Setup of sierra:
==> flow/design.v <==
module lab1 #
(
	parameter WIDTHIN = 16,		 
	parameter WIDTHOUT = 32,	 
	parameter [WIDTHIN-1:0] A0 = 16'b01_00000000000000,  
	parameter [WIDTHIN-1:0] A1 = 16'b01_00000000000000,  
	parameter [WIDTHIN-1:0] A2 = 16'b00_10000000000000,  
	parameter [WIDTHIN-1:0] A3 = 16'b00_00101010101010,  
	parameter [WIDTHIN-1:0] A4 = 16'b00_00001010101010,  
	parameter [WIDTHIN-1:0] A5 = 16'b00_00000010001000   
)
(
	input clk,
	input reset,	
	input i_valid,
	input i_ready,
	output o_valid,
	output o_ready,
	input [WIDTHIN-1:0] i_x,
	output [WIDTHOUT-1:0] o_y
);
logic [WIDTHIN-1:0] x;	 
logic [WIDTHOUT-1:0] y_Q;	 
logic valid_Q1;		 
logic valid_Q2;		 
logic valid_Q3;
logic valid_Q4;
logic valid_Q5;
logic valid_Q6;
logic valid_Q7;
logic [WIDTHOUT-1:0] ans;	
logic enable;
logic [WIDTHOUT-1:0] m0_out;  
logic [31:0] m0_res; 
logic [WIDTHOUT-1:0] a0_out;  
logic [WIDTHOUT-1:0] m1_out;  
logic [47:0] m1_res;
logic [WIDTHOUT-1:0] a1_out;  
logic [WIDTHOUT-1:0] m2_out;  
logic [47:0] m2_res; 
logic [WIDTHOUT-1:0] a2_out;  
logic [WIDTHOUT-1:0] m3_out;  
logic [47:0] m3_res;
logic [WIDTHOUT-1:0] a3_out;  
logic [WIDTHOUT-1:0] m4_out;  
logic [47:0] m4_res;
logic [WIDTHOUT-1:0] a4_out;  
logic [WIDTHOUT-1:0] y_D;
logic [15:0] A5_reg;
logic [31:0] A4_reg;
logic [31:0] A3_reg;
logic [31:0] A2_reg;
logic [31:0] A1_reg;
logic [31:0] A0_reg;
logic [WIDTHIN-1:0] x1;
logic [WIDTHIN-1:0] x2;
logic [WIDTHIN-1:0] x3;
logic [WIDTHIN-1:0] x4;
logic [WIDTHOUT-1:0] F1;
logic [WIDTHOUT-1:0] F2;
logic [WIDTHOUT-1:0] F3;
logic [WIDTHOUT-1:0] F4;
always_comb begin
		m0_res = A5_reg * x;
		m0_out = {3'b000, m0_res [31:3]};
		a0_out = m0_out + A4_reg;
		m1_res = F4 * x4;
		m1_out = m1_res[45:14];
		a1_out = m1_out + A3_reg;
		m2_res = F3 * x3;
		m2_out = m2_res[45:14];
		a2_out = m2_out + A2_reg;
		m3_res = F2 * x2;
		m3_out = m3_res[45:14];
		a3_out = m3_out + A1_reg;
		m4_res = F1 * x1;
		m4_out = m4_res[45:14];
		a4_out = m4_out + A0_reg ;
		enable = i_ready;
end
always @(posedge clk) begin
if (enable) begin
		A5_reg <= A5;
		A4_reg <= {5'b00000, A4, 11'b00000000000};
   	F4 <= a0_out;
		x4 <= x;
		A3_reg <= {5'b00000, A3, 11'b00000000000};
		F3 <= a1_out;
		x3 <= x4;
		A2_reg <= {5'b00000, A2, 11'b00000000000};
		F2 <= a2_out;
		x2 <= x3;
		A1_reg <= {5'b00000, A1, 11'b00000000000};
   	F1 <= a3_out;
		x1 <= x2;
		A0_reg <= {5'b00000, A0, 11'b00000000000};
end		
end
always_ff @(posedge clk or posedge reset) begin
	if (reset) begin
		valid_Q1 <= 1'b0;
		valid_Q2 <= 1'b0;
		valid_Q3 <= 1'b0;
		valid_Q4 <= 1'b0;
		valid_Q5 <= 1'b0;
		valid_Q6 <= 1'b0;
		x <= 0;
		y_Q <= 0;
	end 
	else if (enable) begin
		valid_Q1 <= i_valid;
		valid_Q2 <= valid_Q1;
		valid_Q3 <= valid_Q2;
		valid_Q4 <= valid_Q3;
		valid_Q5 <= valid_Q4;
		valid_Q6 <= valid_Q5;
		x <= i_x;
		y_Q <= y_D;
	end
end
assign y_D = a4_out;
assign o_y = y_Q;
assign o_ready = i_ready;   		
assign o_valid = valid_Q6 & i_ready;	
endmodule
clock: 6.91 ns
lec_check: 0
cap_margin: 20
cell_pad_in_sites_detail_placement: 0
cell_pad_in_sites_global_placement: 0
core_margin: 2
core_utilization: 70
cts_cluster_size: 52
gpl_routability_driven: 1
max_routing_layer: met4
place_density_lb_addon: 0.01
slew_margin: 5
run.sh (not shown) runs the stock make flow with config.mk's settings and CLKGATE_MAP_FILE=.
Complete run, failing final checks: sierra, reason setup timing.
### sierra -> yarrow
==> flow/config.mk <==
export PLATFORM = sky130hd
export DESIGN_NAME = lab1
export DESIGN_NICKNAME = lab1
export VERILOG_FILES = /design/flow/design.v
export SDC_FILE = /design/flow/constraint.sdc
export NUM_CORES = 4
export LEC_CHECK = 0
export CAP_MARGIN = 10
export CORE_MARGIN = 2
export CORE_UTILIZATION = 72
export CTS_CLUSTER_SIZE = 37
export SETUP_SLACK_MARGIN = 1.13
export SLEW_MARGIN = 20
==> flow/constraint.sdc <==
create_clock -name core_clock -period 6.45 [get_ports {clk}]
set_input_delay 1.2900 -clock core_clock [delete_from_list [all_inputs] [get_ports {clk}]]
set_output_delay 1.2900 -clock core_clock [all_outputs]
set_load 0.01 [all_outputs]
[summary]
- FAIL for each of sierra and yarrow
- sierra -> stages 100% | layout checks FAIL | setup timing
- Measured against sierra, the wire length of the first global-routing pass of yarrow comes out at 1.07 times the reference value.
- Comparing hold slack for sierra and yarrow, the bigger number came from yarrow.
- The higher clock-buffer cell count of sierra and yarrow is in yarrow.
- Where via count is concerned, sierra is better than yarrow.
- Taking sierra as the reference, in yarrow setup slack saw a decrease, worst endpoint data arrival time saw an increase, critical path depth saw a decrease, total number of nets in the final design saw an increase.
- Final period demand of the worst path ended up 0.13 ns higher on yarrow than on sierra.
- Where clock skew is concerned, sierra is outperformed by yarrow.
Modified inputs, quartz compared to yarrow
==> flow/config.mk <==
export PLATFORM = sky130hd
export DESIGN_NAME = lab1
export DESIGN_NICKNAME = lab1
export VERILOG_FILES = /design/flow/design.v
export SDC_FILE = /design/flow/constraint.sdc
export NUM_CORES = 4
export LEC_CHECK = 0
export CAP_MARGIN = 20
export CORE_MARGIN = 2
export CORE_UTILIZATION = 53
export SLEW_MARGIN = 20
==> flow/constraint.sdc <==
create_clock -name core_clock -period 7.83 [get_ports {clk}]
set_input_delay 1.5660 -clock core_clock [delete_from_list [all_inputs] [get_ports {clk}]]
set_output_delay 1.5660 -clock core_clock [all_outputs]
set_load 0.01 [all_outputs]
### Flow results
Data arrival time at the worst-slack endpoint, quartz and yarrow: lower on yarrow
yarrow ended up with F3[26] as its end point of the critical path; quartz ended up with y_Q[31].
The final layout from quartz, which completed every stage, passed the timing, DRC and antenna checks at the end of the flow.
Diff yarrow -> quartz: utilization shows a reduction of 31 points, number of global-route vias before repair shows a reduction of 7972.
Input-level comparison between xenon and quartz:
diff --git a/flow/config.mk b/flow/config.mk
--- a/flow/config.mk
+++ b/flow/config.mk
@@ -8,4 +8,5 @@
 export CAP_MARGIN = 20
 export CORE_MARGIN = 2
-export CORE_UTILIZATION = 53
+export CORE_UTILIZATION = 40
+export SETUP_SLACK_MARGIN = 2.28
 export SLEW_MARGIN = 20
Results
Measured against quartz, the final wirelength of xenon comes out at 1.07 times the reference value. Against quartz as the reference, xenon delivers a higher register-to-register slack. Re routed length on met1: xenon is about 6% up on quartz. The maximum clock frequency of xenon is higher than that of quartz. Per the comparison of xenon with quartz, area added between synthesis and finish went up by 14 points; clock buffer count went down by 8; final cell count without fillers went up by 885.

========
run A:
Starts from the design.v that is shown in full above.
clock: 6.45 ns
lec_check: 0
cap_margin: 10
core_margin: 2
core_utilization: 72
cts_cluster_size: 37
setup_slack_margin: -0.62
slew_margin: 20
The final report for run A shows a completed flow and a layout that fails verification, specifically setup timing.
Modified inputs, run B compared to run A
Settings: CTS_CLUSTER_DIAMETER newly set to 213; MAX_ROUTING_LAYER newly set to met4; CAP_MARGIN changed from 10 to 15; CTS_CLUSTER_SIZE removed (was 37); SETUP_SLACK_MARGIN removed (was -0.62); the clock period (ns, I/O delays scaled along) changed from 6.45 to 6.72.
[summary]
- When run B is measured against run A, its total area of multi-input combinational cells turns out about 2.6% higher.
- [flow] run B | stages: complete | final checks: fail | reason: setup timing
- Summary of run B over run A: number of logic stages on the critical path including buffering now smaller.
For run C, these inputs were changed with respect to run B:
Settings: CAP_MARGIN changed from 15 to 20; PLACE_DENSITY_LB_ADDON newly set to 0.0; SETUP_SLACK_MARGIN newly set to 2.0; MAX_ROUTING_LAYER removed (was met4); the clock period (ns, I/O delays scaled along) changed from 6.72 to 6.92.
Findings:
In run C the implementation completed, yet the final layout does not meet the checks, the culprit being setup timing.
Looking at final standard cell area without fillers across both flows, run C is the stronger of the two, with run B trailing.
Final core utilization delta for run C relative to run B: 0.47 points lower
#### Input delta (run D over run C)
Settings: CTS_CLUSTER_DIAMETER: 213 -> 272; PLACE_DENSITY_LB_ADDON: 0.0 -> unset; CTS_CLUSTER_SIZE: unset -> 34; SETUP_SLACK_MARGIN: 2.0 -> -0.51; PLACE_DENSITY: unset -> 0.95; the clock period (ns, I/O delays scaled along): 6.92 -> 4.99.
[summary]
Status: run D FAILED at global routing (5_1_grt) (tool error)
Comparing run D with run C, the core utilization before placement came out essentially unchanged.
Compared with run C, in run D number of buffers added to fix hold violations after cts level, standard cell core area level, final weighted congestion in routability-driven placement moved up.
Lower number of buffers inserted during clock tree synthesis was reported by run D, not run C.
In run D, buffers inserted during post-CTS setup optimization is lower than in run C.
Of run D and run C, it is run D that has the higher number of cells in the design after placement.
Between run C and run D, the post-detailed-placement cell area is higher for run D.
Run D vs. run C: worst setup slack after placement went down by 2.25 ns.
The final reports for run D and run C show post-cts resize count higher in the former.
